==> run a <==
==> flow/design.v <==
module cordic
  #(vectoring = 1,                                 
    width = 16,                                    
    iterations = width + 2,                        
    guard_bits = iterations - 1)                   
   (input  wire                       reset,       
    input  wire                       clk,         
    input  wire                       en,          
    input  wire  signed [width - 1:0] x0, y0, z0,  
    output logic signed [width    :0] x, y,        
    output logic signed [width - 1:0] z);          
   localparam logic signed [width - 1:0] pi_2 = 2**(width - 2);  
   function automatic logic signed [width + guard_bits - 1:0] atan_z(input integer i);
      case (i)
        0: atan_z = 33'd1073741824;
        1: atan_z = 33'd633866811;
        2: atan_z = 33'd334917815;
        3: atan_z = 33'd170009512;
        4: atan_z = 33'd85334662;
        5: atan_z = 33'd42708931;
        6: atan_z = 33'd21359677;
        7: atan_z = 33'd10680490;
        8: atan_z = 33'd5340327;
        9: atan_z = 33'd2670173;
        10: atan_z = 33'd1335088;
        11: atan_z = 33'd667544;
        12: atan_z = 33'd333772;
        13: atan_z = 33'd166886;
        14: atan_z = 33'd83443;
        15: atan_z = 33'd41722;
        16: atan_z = 33'd20861;
        17: atan_z = 33'd10430;
        default: atan_z = '0;
      endcase
   endfunction  
   logic signed [width + guard_bits    :0] xr[iterations + 1], yr[iterations + 1];
   logic signed [width + guard_bits - 1:0] zr[iterations + 1];
   always_ff @(posedge clk or posedge reset)
     if (reset)
       for (int i = 0; i < iterations + 1; ++i)
         begin
            xr[i] <= '0;
            yr[i] <= '0;
            zr[i] <= '0;
         end
     else
       if (en)
         for (int i = -1; i < iterations; ++i)
           if (i == -1)
             if (vectoring == 1)
               if (x0 < 0 && y0 >= 0)  
                 begin
                    xr[0] <= y0          << guard_bits;
                    yr[0] <= -x0         << guard_bits;
                    zr[0] <= (z0 + pi_2) << guard_bits;
                 end
               else if (x0 < 0 && y0 < 0)  
                 begin
                    xr[0] <= -y0         << guard_bits;
                    yr[0] <= x0          << guard_bits;
                    zr[0] <= (z0 - pi_2) << guard_bits;
                 end
               else
                 begin
                    xr[0] <= x0 << guard_bits;
                    yr[0] <= y0 << guard_bits;
                    zr[0] <= z0 << guard_bits;
                 end
             else
               if (z0[$left(z0)-:2] == 2'b10)  
                 begin
                    xr[0] <= y0          << guard_bits;
                    yr[0] <= -x0         << guard_bits;
                    zr[0] <= (z0 + pi_2) << guard_bits;
                 end
               else if (z0[$left(z0)-:2] == 2'b01)  
                 begin
                    xr[0] <= -y0         << guard_bits;
                    yr[0] <= x0          << guard_bits;
                    zr[0] <= (z0 - pi_2) << guard_bits;
                 end
               else
                 begin
                    xr[0] <= x0 << guard_bits;
                    yr[0] <= y0 << guard_bits;
                    zr[0] <= z0 << guard_bits;
                 end
           else
             if (vectoring == 1)
               if (yr[i] >= 0)
                 begin
                    xr[i + 1] <= xr[i] + (yr[i] >>> i);
                    yr[i + 1] <= yr[i] - (xr[i] >>> i);
                    zr[i + 1] <= zr[i] + atan_z(i);
                 end
               else
                 begin
                    xr[i + 1] <= xr[i] - (yr[i] >>> i);
                    yr[i + 1] <= yr[i] + (xr[i] >>> i);
                    zr[i + 1] <= zr[i] - atan_z(i);
                 end
             else
               if (zr[i] < 0)
                 begin
                    xr[i + 1] <= xr[i] + (yr[i] >>> i);
                    yr[i + 1] <= yr[i] - (xr[i] >>> i);
                    zr[i + 1] <= zr[i] + atan_z(i);
                 end
               else
                 begin
                    xr[i + 1] <= xr[i] - (yr[i] >>> i);
                    yr[i + 1] <= yr[i] + (xr[i] >>> i);
                    zr[i + 1] <= zr[i] - atan_z(i);
                 end
   always_ff @(posedge clk or posedge reset)
     if (reset)
       begin
          x <= '0;
          y <= '0;
          z <= '0;
       end
     else
       if (en)
         begin
            x <= round_result(xr[iterations]);
            y <= round_result(yr[iterations]);
            z <= round_result(zr[iterations]);
         end
   function signed [width:0] round_result(input signed [width + guard_bits:0] x);
      round_result = (x + 2**(guard_bits - 1)) >>> guard_bits;
   endfunction
endmodule
==> flow/run.sh <==
#!/bin/bash
# the make line also repeats each setting of config.mk as NAME=value (left out here)
make -C /OpenROAD-flow-scripts/flow DESIGN_CONFIG=/design/flow/config.mk WORK_HOME=/design/flow/orfs CLKGATE_MAP_FILE= finish
==> flow/config.mk <==
export PLATFORM = sky130hd
export DESIGN_NAME = cordic
export DESIGN_NICKNAME = cordic
export VERILOG_FILES = /design/flow/design.v
export SDC_FILE = /design/flow/constraint.sdc
export NUM_CORES = 4
export LEC_CHECK = 0
export ABC_AREA = 1
export CAP_MARGIN = 20
export CELL_PAD_IN_SITES_GLOBAL_PLACEMENT = 0
export CORE_MARGIN = 2
export CORE_UTILIZATION = 72
export CTS_CLUSTER_DIAMETER = 325
export CTS_CLUSTER_SIZE = 25
export MIN_ROUTING_LAYER = met1
export PLACE_DENSITY = 0.65
export SETUP_SLACK_MARGIN = 1.1
export SLEW_MARGIN = 30
export TNS_END_PERCENT = 45
==> flow/constraint.sdc <==
create_clock -name core_clock -period 4.23 [get_ports {clk}]
set_input_delay 0.8460 -clock core_clock [delete_from_list [all_inputs] [get_ports {clk}]]
set_output_delay 0.8460 -clock core_clock [all_outputs]
set_load 0.01 [all_outputs]
==> inputs of run b, as changes to run a <==
CELL_PAD_IN_SITES_GLOBAL_PLACEMENT = default   (was 0)
CTS_CLUSTER_DIAMETER = default   (was 325)
CTS_CLUSTER_SIZE = 76   (was 25)
MIN_ROUTING_LAYER = default   (was met1)
PLACE_DENSITY = 0.66   (was 0.65)
SETUP_SLACK_MARGIN = 0.53   (was 1.1)
SLEW_MARGIN = 20   (was 30)
TNS_END_PERCENT = default   (was 45)
==> flow/constraint.sdc (replaced) <==
create_clock -name core_clock -period 4.48 [get_ports {clk}]
set_input_delay 0.8960 -clock core_clock [delete_from_list [all_inputs] [get_ports {clk}]]
set_output_delay 0.8960 -clock core_clock [all_outputs]
set_load 0.01 [all_outputs]
==> inputs of run c, as changes to run a <==
CELL_PAD_IN_SITES_GLOBAL_PLACEMENT = 1   (was 0)
CTS_CLUSTER_SIZE = default   (was 25)
PLACE_DENSITY = 0.66   (was 0.65)
SETUP_SLACK_MARGIN = default   (was 1.1)
==> flow/constraint.sdc (replaced) <==
create_clock -name core_clock -period 4.15 [get_ports {clk}]
set_input_delay 0.8300 -clock core_clock [delete_from_list [all_inputs] [get_ports {clk}]]
set_output_delay 0.8300 -clock core_clock [all_outputs]
set_load 0.01 [all_outputs]
==> Changelog: implementation <==
## Flow update

* Outcome: aborted with a tool error
* Stopped at: global routing
* Error msg: [ERROR GRT-0228] Horizontal edge usage exceeds the maximum allowed. (24, 51) usage=65535 limit=3200
* Placed Instances at 31180
* Clk sink count at 1698
* Resized cells post-CTS at 2472
* CTS buffer count at 77
* Cell Area, Placed at 182800 um^2
* Placer congestion estimate at 1.143
* DP Worst Slack at 264.3 ps
* Post-CTS setup buffers at 648
* # H-tree levels at 3
* Clock Tree Buf Depth at 3
* Root Driver: clkbuf_16
* PortBufs at 100
-- figures above: run a

==> Changelog: implementation <==
### Changed

* Cell Area, Placed at 182900 um^2
* Outcome: finished clean
* Resized cells post-CTS at 0
* CP max stage cell: dfrtp_1
* Root Driver: clkbuf_16
* Placed Instances at 31180
* R2R Path End: yr[17][24]
* DP Worst Slack at 401.4 ps
* Post-CTS setup buffers at 0
* PortBufs at 100
-- figures above: run b

==> Changelog: implementation <==
## Flow update

* Outcome: aborted with a tool error
* Stopped at: global placement without I/O
* Error msg: [ERROR GPL-0301] Utilization 117.487 % exceeds 100%.
* Core area at 245700 um^2
* And+or+nand+nor area frac at 33.06%
* Seq share, synth at 23.91%
* Aoi share at 17.01%
* Chip area in the Yosys report at 177700 um^2
* Count leader, synth: nand2_1
* Area leader share at 23.91%
* XOR/XNOR Fraction of Synth Area at 5.013%
* Chip Footprint at 250800 um^2
* Top cells by count: nand2_1, inv_1, nor2_1
* Ys flops at 1698
* Yosys top cell by area: dfrtp_1
* Row count at 182
-- figures above: run c

